v52:
## fft_4pt
module fft_4pt #(
    parameter DATA_WIDTH = 16
) (
    input clk,
    input rst_n,
    input data_valid_in,
    input  signed [DATA_WIDTH-1:0] x0_r,
    input  signed [DATA_WIDTH-1:0] x0_i,
    input  signed [DATA_WIDTH-1:0] x1_r,
    input  signed [DATA_WIDTH-1:0] x1_i,
    input  signed [DATA_WIDTH-1:0] x2_r,
    input  signed [DATA_WIDTH-1:0] x2_i,
    input  signed [DATA_WIDTH-1:0] x3_r,
    input  signed [DATA_WIDTH-1:0] x3_i,
    output data_valid_out,
    output signed [DATA_WIDTH+1:0] X0_r,
    output signed [DATA_WIDTH+1:0] X0_i,
    output signed [DATA_WIDTH+1:0] X1_r,
    output signed [DATA_WIDTH+1:0] X1_i,
    output signed [DATA_WIDTH+1:0] X2_r,
    output signed [DATA_WIDTH+1:0] X2_i,
    output signed [DATA_WIDTH+1:0] X3_r,
    output signed [DATA_WIDTH+1:0] X3_i
);
    localparam S1_WIDTH = DATA_WIDTH + 1;
    localparam S2_WIDTH = DATA_WIDTH + 2;
    reg signed [DATA_WIDTH-1:0] x0_r_reg, x0_i_reg;
    reg signed [DATA_WIDTH-1:0] x2_r_reg, x2_i_reg;
    reg signed [DATA_WIDTH-1:0] x1_r_reg, x1_i_reg;
    reg signed [DATA_WIDTH-1:0] x3_r_reg, x3_i_reg;
    reg valid_s0;
    always @(posedge clk or negedge rst_n) begin
        if (!rst_n) begin
            x0_r_reg <= 0; x0_i_reg <= 0;
            x2_r_reg <= 0; x2_i_reg <= 0;
            x1_r_reg <= 0; x1_i_reg <= 0;
            x3_r_reg <= 0; x3_i_reg <= 0;
            valid_s0 <= 1'b0;
        end else begin
            x0_r_reg <= x0_r; x0_i_reg <= x0_i;
            x2_r_reg <= x2_r; x2_i_reg <= x2_i;
            x1_r_reg <= x1_r; x1_i_reg <= x1_i;
            x3_r_reg <= x3_r; x3_i_reg <= x3_i;
            valid_s0 <= data_valid_in;
        end
    end
    wire signed [S1_WIDTH-1:0] A_r, A_i, B_r, B_i;
    wire signed [S1_WIDTH-1:0] C_r, C_i, D_r, D_i;
    assign A_r = x0_r_reg + x2_r_reg;
    assign A_i = x0_i_reg + x2_i_reg;
    assign B_r = x0_r_reg - x2_r_reg;
    assign B_i = x0_i_reg - x2_i_reg;
    assign C_r = x1_r_reg + x3_r_reg;
    assign C_i = x1_i_reg + x3_i_reg;
    assign D_r = x1_r_reg - x3_r_reg;
    assign D_i = x1_i_reg - x3_i_reg;
    reg signed [S1_WIDTH-1:0] A_r_reg, A_i_reg, B_r_reg, B_i_reg;
    reg signed [S1_WIDTH-1:0] C_r_reg, C_i_reg, D_r_reg, D_i_reg;
    reg valid_s1;
    always @(posedge clk or negedge rst_n) begin
        if (!rst_n) begin
            A_r_reg <= 0; A_i_reg <= 0;
  ...
Size: roughly 2,400 cells after synthesis, roughly 280 I/O pins.
clock: 3.0 ns
lec_check: 0
cap_margin: 20
core_margin: 2
core_utilization: 40
slew_margin: 20
run.sh (not shown) runs the stock make flow with config.mk's settings and CLKGATE_MAP_FILE=.
Relative to v52, the following input files were edited for v28:
- setting CTS_CLUSTER_SIZE to 34 for the first time
- setting SETUP_SLACK_MARGIN to 0.43 for the first time
- changing CORE_UTILIZATION from 40 to 70
- changing the clock period (ns, I/O delays scaled along) from 3.0 to 2.83
### Flow results
Setup slack delta (v28 − v52): unfavourable
Taking v28 over v52, the total wirelength of the detailed-routed design ratio works out to 1.3.
The placeable core region in v28 sits 25,000 µm² below the value recorded for v52.
Between v52 and v28, met1 usage increased.
The higher worst reg2reg path depth of v52 and v28 is in v52.
Highest clock frequency the design can meet, v28 vs v52: up by a few percent
Comparing v28 against v52, there is no change at all in maximum number of buffers from clock root to sink.
Although v28 finished all stages, its layout failed final checks on negative hold slack.
Setup changes, v28 to v59
- clearing CTS_CLUSTER_SIZE, which used to be 34
- swapping 70 for 66 in CORE_UTILIZATION
- swapping 0.43 for 0.41 in SETUP_SLACK_MARGIN
- swapping 2.83 for 1.57 in the clock period (ns, I/O delays scaled along)
Notes after the runs:
- v59 did not make it past 4_1_cts, where a tool error ended it.
- Diff v59..v28 | cell area after technology mapping | negligible
- Summary of v59 over v28: count of library flops with an enable pin stayed essentially flat; post-DP HPWL rose by 32%; part of the Yosys area used for sequential elements stayed essentially flat.
- Reported for v59 and v28, area fraction in and, or, nand and nor cells after synthesis turned out identical to the last digit.
- Die span in x | v59 above v28
- The die used by v59 is larger than the one used by v28.
- Re synthesized chip area reported by yosys: no difference whatsoever between v28 and v59.
- Compare v59 and v28 | initial core utilization higher: v28
Edits applied to the flow inputs when going from v59 to v5:
- swapping 66 for 40 in CORE_UTILIZATION
- clearing SETUP_SLACK_MARGIN, which used to be 0.41
- swapping 1.57 for 2.83 in the clock period (ns, I/O delays scaled along)
[summary]
Changes observed in v5 relative to v59: core box area has increased, vertical die size has increased, number of cells in the design after placement has decreased, worst slack at placement has increased.
Taking v59 as the reference point, the total die size of v5 rises by about 60%.
v5 finished every step from synthesis to the final layout, and the layout passed the timing, design-rule and antenna checks.
Between v59 and v5, the flow reports standard cell area after detailed placement decreasing by more than 10%.

---

The RTL this note starts from:
==> flow/design.v <==
module fft_4pt #(
    parameter DATA_WIDTH = 16
) (
    input clk,
    input rst_n,
    input data_valid_in,
    input  signed [DATA_WIDTH-1:0] x0_r,
    input  signed [DATA_WIDTH-1:0] x0_i,
    input  signed [DATA_WIDTH-1:0] x1_r,
    input  signed [DATA_WIDTH-1:0] x1_i,
    input  signed [DATA_WIDTH-1:0] x2_r,
    input  signed [DATA_WIDTH-1:0] x2_i,
    input  signed [DATA_WIDTH-1:0] x3_r,
    input  signed [DATA_WIDTH-1:0] x3_i,
    output data_valid_out,
    output signed [DATA_WIDTH+1:0] X0_r,
    output signed [DATA_WIDTH+1:0] X0_i,
    output signed [DATA_WIDTH+1:0] X1_r,
    output signed [DATA_WIDTH+1:0] X1_i,
    output signed [DATA_WIDTH+1:0] X2_r,
    output signed [DATA_WIDTH+1:0] X2_i,
    output signed [DATA_WIDTH+1:0] X3_r,
    output signed [DATA_WIDTH+1:0] X3_i
);
    localparam S1_WIDTH = DATA_WIDTH + 1;
    localparam S2_WIDTH = DATA_WIDTH + 2;
    reg signed [DATA_WIDTH-1:0] x0_r_reg, x0_i_reg;
    reg signed [DATA_WIDTH-1:0] x2_r_reg, x2_i_reg;
    reg signed [DATA_WIDTH-1:0] x1_r_reg, x1_i_reg;
    reg signed [DATA_WIDTH-1:0] x3_r_reg, x3_i_reg;
    reg valid_s0;
    always @(posedge clk or negedge rst_n) begin
        if (!rst_n) begin
            x0_r_reg <= 0; x0_i_reg <= 0;
            x2_r_reg <= 0; x2_i_reg <= 0;
            x1_r_reg <= 0; x1_i_reg <= 0;
            x3_r_reg <= 0; x3_i_reg <= 0;
            valid_s0 <= 1'b0;
        end else begin
            x0_r_reg <= x0_r; x0_i_reg <= x0_i;
            x2_r_reg <= x2_r; x2_i_reg <= x2_i;
            x1_r_reg <= x1_r; x1_i_reg <= x1_i;
            x3_r_reg <= x3_r; x3_i_reg <= x3_i;
            valid_s0 <= data_valid_in;
        end
    end
    wire signed [S1_WIDTH-1:0] A_r, A_i, B_r, B_i;
    wire signed [S1_WIDTH-1:0] C_r, C_i, D_r, D_i;
    assign A_r = x0_r_reg + x2_r_reg;
    assign A_i = x0_i_reg + x2_i_reg;
    assign B_r = x0_r_reg - x2_r_reg;
    assign B_i = x0_i_reg - x2_i_reg;
    assign C_r = x1_r_reg + x3_r_reg;
    assign C_i = x1_i_reg + x3_i_reg;
    assign D_r = x1_r_reg - x3_r_reg;
    assign D_i = x1_i_reg - x3_i_reg;
    reg signed [S1_WIDTH-1:0] A_r_reg, A_i_reg, B_r_reg, B_i_reg;
    reg signed [S1_WIDTH-1:0] C_r_reg, C_i_reg, D_r_reg, D_i_reg;
    reg valid_s1;
    always @(posedge clk or negedge rst_n) begin
        if (!rst_n) begin
            A_r_reg <= 0; A_i_reg <= 0;
            B_r_reg <= 0; B_i_reg <= 0;
            C_r_reg <= 0; C_i_reg <= 0;
            D_r_reg <= 0; D_i_reg <= 0;
            valid_s1 <= 1'b0;
        end else begin
            A_r_reg <= A_r; A_i_reg <= A_i;
            B_r_reg <= B_r; B_i_reg <= B_i;
            C_r_reg <= C_r; C_i_reg <= C_i;
            D_r_reg <= D_r; D_i_reg <= D_i;
            valid_s1 <= valid_s0;
        end
    end
    wire signed [S2_WIDTH-1:0] X0_r_w, X0_i_w;
    wire signed [S2_WIDTH-1:0] X1_r_w, X1_i_w;
    wire signed [S2_WIDTH-1:0] X2_r_w, X2_i_w;
    wire signed [S2_WIDTH-1:0] X3_r_w, X3_i_w;
    assign X0_r_w = A_r_reg + C_r_reg;
    assign X0_i_w = A_i_reg + C_i_reg;
    assign X1_r_w = B_r_reg + D_i_reg;
    assign X1_i_w = B_i_reg - D_r_reg;
    assign X2_r_w = A_r_reg - C_r_reg;
    assign X2_i_w = A_i_reg - C_i_reg;
    assign X3_r_w = B_r_reg - D_i_reg;
    assign X3_i_w = B_i_reg + D_r_reg;
    reg signed [S2_WIDTH-1:0] X0_r_reg, X0_i_reg;
    reg signed [S2_WIDTH-1:0] X1_r_reg, X1_i_reg;
    reg signed [S2_WIDTH-1:0] X2_r_reg, X2_i_reg;
    reg signed [S2_WIDTH-1:0] X3_r_reg, X3_i_reg;
    reg valid_s2;
    always @(posedge clk or negedge rst_n) begin
        if (!rst_n) begin
            X0_r_reg <= 0; X0_i_reg <= 0;
            X1_r_reg <= 0; X1_i_reg <= 0;
            X2_r_reg <= 0; X2_i_reg <= 0;
            X3_r_reg <= 0; X3_i_reg <= 0;
            valid_s2 <= 1'b0;
        end else begin
            X0_r_reg <= X0_r_w; X0_i_reg <= X0_i_w;
            X1_r_reg <= X1_r_w; X1_i_reg <= X1_i_w;
            X2_r_reg <= X2_r_w; X2_i_reg <= X2_i_w;
            X3_r_reg <= X3_r_w; X3_i_reg <= X3_i_w;
            valid_s2 <= valid_s1;
        end
    end
    assign X0_r = X0_r_reg;
    assign X0_i = X0_i_reg;
    assign X1_r = X1_r_reg;
    assign X1_i = X1_i_reg;
    assign X2_r = X2_r_reg;
    assign X2_i = X2_i_reg;
    assign X3_r = X3_r_reg;
    assign X3_i = X3_i_reg;
    assign data_valid_out = valid_s2;
endmodule
clock: 3.0 ns
lec_check: 0
cap_margin: 20
cell_pad_in_sites_global_placement: 2
core_margin: 2
core_utilization: 47
cts_cluster_size: 38
setup_slack_margin: 0.22
slew_margin: 20
tns_end_percent: 45
==> next run, changes <==
CELL_PAD_IN_SITES_GLOBAL_PLACEMENT = unset   (was 2)
CORE_UTILIZATION = 66   (was 47)
CTS_CLUSTER_DIAMETER = 100   (was unset)
CTS_CLUSTER_SIZE = unset   (was 38)
SETUP_SLACK_MARGIN = unset   (was 0.22)
TNS_END_PERCENT = unset   (was 45)
clock period = 1.57 ns   (was 3.0 ns; I/O delays follow)
The new run did not get past clock tree synthesis. Area after synthesis does not change. Die size shrinks by 28%. Synthesized cell count is unchanged.
